==> inputs of 10-21 <==
==> flow/design.v <==
module RandomNumberGenerator(clk, rst, load, key_x, seed_r, seed_g, seed_b, Rout, Gout, Bout, Key_ready);
    input wire clk;
    input wire rst;
    input wire load;                  
    input wire [15:0] key_x;          
    input wire [15:0] seed_r;         
    input wire [15:0] seed_g;
    input wire [15:0] seed_b;
    output reg [7:0] Rout;
    output reg [7:0] Gout;
    output reg [7:0] Bout;
    output reg Key_ready;
    wire Rout_bit;
    wire Gout_bit;
    wire Bout_bit;
    reg[15:0] Rlfsr;
    reg[15:0] Glfsr;
    reg[15:0] Blfsr;
    reg [2:0] bit_count;
    wire Rfeedback_lfsr;
    wire Gfeedback_lfsr;
    wire Bfeedback_lfsr;
    wire Rout_lfsr;
    wire Gout_lfsr;
    wire Bout_lfsr;
    reg signed [15:0] x; 
    reg signed [31:0] x_square; 
    reg signed [31:0] x_mult;  
    reg signed [15:0] x_next;
    wire out_chaotic;
    assign Rfeedback_lfsr = Rlfsr[15] ^ Rlfsr[13] ^ Rlfsr[12] ^ Rlfsr[10]; 
    assign Gfeedback_lfsr = Glfsr[15] ^ Glfsr[13] ^ Glfsr[12] ^ Glfsr[10]; 
    assign Bfeedback_lfsr = Blfsr[15] ^ Blfsr[13] ^ Blfsr[12] ^ Blfsr[10]; 
    assign Rout_lfsr = Rlfsr[15];
    assign Gout_lfsr = Glfsr[15];
    assign Bout_lfsr = Blfsr[15];
    assign out_chaotic = x_next[15];
    assign Rout_bit = Rout_lfsr ^ out_chaotic;
    assign Gout_bit = Gout_lfsr ^ out_chaotic;
    assign Bout_bit = Bout_lfsr ^ out_chaotic;
    always @(posedge clk or posedge rst) begin
        if (rst) begin
            Rlfsr <= 16'b0000000000000001;
            Glfsr <= 16'b0000000000000010;
            Blfsr <= 16'b0000000000000011;
            x <= 16'sh7EF0;                          
            Rout <= 8'b0;
            Gout <= 8'b0;
            Bout <= 8'b0;
            Key_ready <= 0;
            bit_count <=0;
            x_square <= 0;
            x_next <= 0;
            x_mult <= 0;
        end
        else if (load) begin
            Rlfsr <= seed_r;
            Glfsr <= seed_g;
            Blfsr <= seed_b;
            x <= key_x;
            Rout <= 8'b0;
            Gout <= 8'b0;
            Bout <= 8'b0;
            Key_ready <= 0;
            bit_count <=0;
            x_square <= 0;
            x_next <= 0;
            x_mult <= 0;
        end
        else begin
            Rlfsr <= {Rlfsr[14:0], Rfeedback_lfsr};
            Glfsr <= {Glfsr[14:0], Gfeedback_lfsr};
            Blfsr <= {Blfsr[14:0], Bfeedback_lfsr};
            Rout <= {Rout[6:0], Rout_bit};
            Gout <= {Gout[6:0], Gout_bit};
            Bout <= {Bout[6:0], Bout_bit};
            if (bit_count == 3'd7) begin
                Key_ready <= 1;   
                bit_count <= 0;
            end 
            else begin
                Key_ready <= 0;
                bit_count <= bit_count + 1;
            end
            x_square <= x * x;                        
            x_mult <= x_square <<< 1;                 
            x_next <= 16'sh7FFF - x_mult[30:15];      
            x <= x_next;
        end
    end
endmodule
==> flow/run.sh <==
#!/bin/bash
# the make line also repeats each setting of config.mk as NAME=value (left out here)
make -C /OpenROAD-flow-scripts/flow DESIGN_CONFIG=/design/flow/config.mk WORK_HOME=/design/flow/orfs CLKGATE_MAP_FILE= finish
==> flow/config.mk <==
export PLATFORM = sky130hd
export DESIGN_NAME = RandomNumberGenerator
export DESIGN_NICKNAME = RandomNumberGenerator
export VERILOG_FILES = /design/flow/design.v
export SDC_FILE = /design/flow/constraint.sdc
export NUM_CORES = 4
export LEC_CHECK = 0
export ABC_AREA = 1
export CAP_MARGIN = 20
export CORE_MARGIN = 2
export CORE_UTILIZATION = 72
export CTS_CLUSTER_SIZE = 81
export HOLD_SLACK_MARGIN = -0.1
export PLACE_DENSITY = 0.8
export SLEW_MARGIN = 20
==> flow/constraint.sdc <==
create_clock -name core_clock -period 5.94 [get_ports {clk}]
set_input_delay 1.1880 -clock core_clock [delete_from_list [all_inputs] [get_ports {clk}]]
set_output_delay 1.1880 -clock core_clock [all_outputs]
set_load 0.01 [all_outputs]
==> inputs of 12-23, as changes to 10-21 <==
ABC_AREA = default   (was 1)
CTS_CLUSTER_DIAMETER = 228   (was default)
CTS_CLUSTER_SIZE = default   (was 81)
HOLD_SLACK_MARGIN = default   (was -0.1)
PLACE_DENSITY = default   (was 0.8)
TNS_END_PERCENT = 75   (was default)
==> flow/constraint.sdc (replaced) <==
create_clock -name core_clock -period 8.75 [get_ports {clk}]
set_input_delay 1.7500 -clock core_clock [delete_from_list [all_inputs] [get_ports {clk}]]
set_output_delay 1.7500 -clock core_clock [all_outputs]
set_load 0.01 [all_outputs]
==> flow_summary.ini <==
; physical design summary
[outcome]
status = no timing/DRC/antenna violations

[final_layout]
comb_area_sq_um = 8710

[synth]
syn_avg_cell_area_sq_um = 8.35

[timing]
period_minus_slack_ns = 5.79

[critical_path]
reg2reg_from = x[6]$_DFF_PP1_
That was 10-21.
==> flow_summary.ini <==
; physical design summary
[final_layout]
comb_area_sq_um = 8240

[timing]
period_minus_slack_ns = 6.76

[critical_path]
reg2reg_from = x[15]$_DFF_PP0_

[synth]
yosysWarnings = 1

[outcome]
status = no timing/DRC/antenna violations
That was 12-23.


==> v7: inputs <==
Starts from the design.v that is shown in full above.
make LEC_CHECK=0 ABC_AREA=1 CAP_MARGIN=20 CORE_ASPECT_RATIO=0.5 CORE_MARGIN=2 CORE_UTILIZATION=40 CTS_CLUSTER_DIAMETER=362 CTS_CLUSTER_SIZE=99 HOLD_SLACK_MARGIN=0.28 PLACE_DENSITY_LB_ADDON=0.28 SETUP_SLACK_MARGIN=2.11 SLEW_MARGIN=20 TNS_END_PERCENT=20 finish   # period 10.0 ns
run.sh (not shown) runs the stock make flow with config.mk's settings and CLKGATE_MAP_FILE=.
==> v20: changes against v7 <==
==> flow/config.mk (replaced) <==
export PLATFORM = sky130hd
export DESIGN_NAME = RandomNumberGenerator
export DESIGN_NICKNAME = RandomNumberGenerator
export VERILOG_FILES = /design/flow/design.v
export SDC_FILE = /design/flow/constraint.sdc
export NUM_CORES = 4
export LEC_CHECK = 0
export CAP_MARGIN = 20
export CORE_MARGIN = 2
export CORE_UTILIZATION = 72
export PLACE_DENSITY = 0.8
export SLEW_MARGIN = 20
==> flow/constraint.sdc (replaced) <==
create_clock -name core_clock -period 5.94 [get_ports {clk}]
set_input_delay 1.1880 -clock core_clock [delete_from_list [all_inputs] [get_ports {clk}]]
set_output_delay 1.1880 -clock core_clock [all_outputs]
set_load 0.01 [all_outputs]
==> comparison table <==
item                                                                                v20          v7
Status                                                       complete, but fails checks  no timing/DRC/antenna violations
Reasons for failing layout checks                                  negative setup slack           -
Non-clock buffer share of cell area                                               11.8%       5.93%
Number of tap cells added at floorplan                                              229         475
Number of global-route vias before repair                                         10400       10500
Max_slew headroom                                                                 40.6%       37.2%
Number of non-filler instances in the completed layout                             1653        2232
Cell with the biggest individual delay on the critical path                     dfstp_2        fa_1
Worst Setup Slack, final                                                      -0.127 ns     3.82 ns
Clock latency (worst-skew pair)                                                 0.43 ns     0.42 ns
Source of the worst register-to-register timing path                               x[7]        x[1]
Number of setup buffers added after CTS                                              21           0
Vias after detailed routing                                                        9197        9993
Total Routing Usage GR                                                            34.7%       18.4%
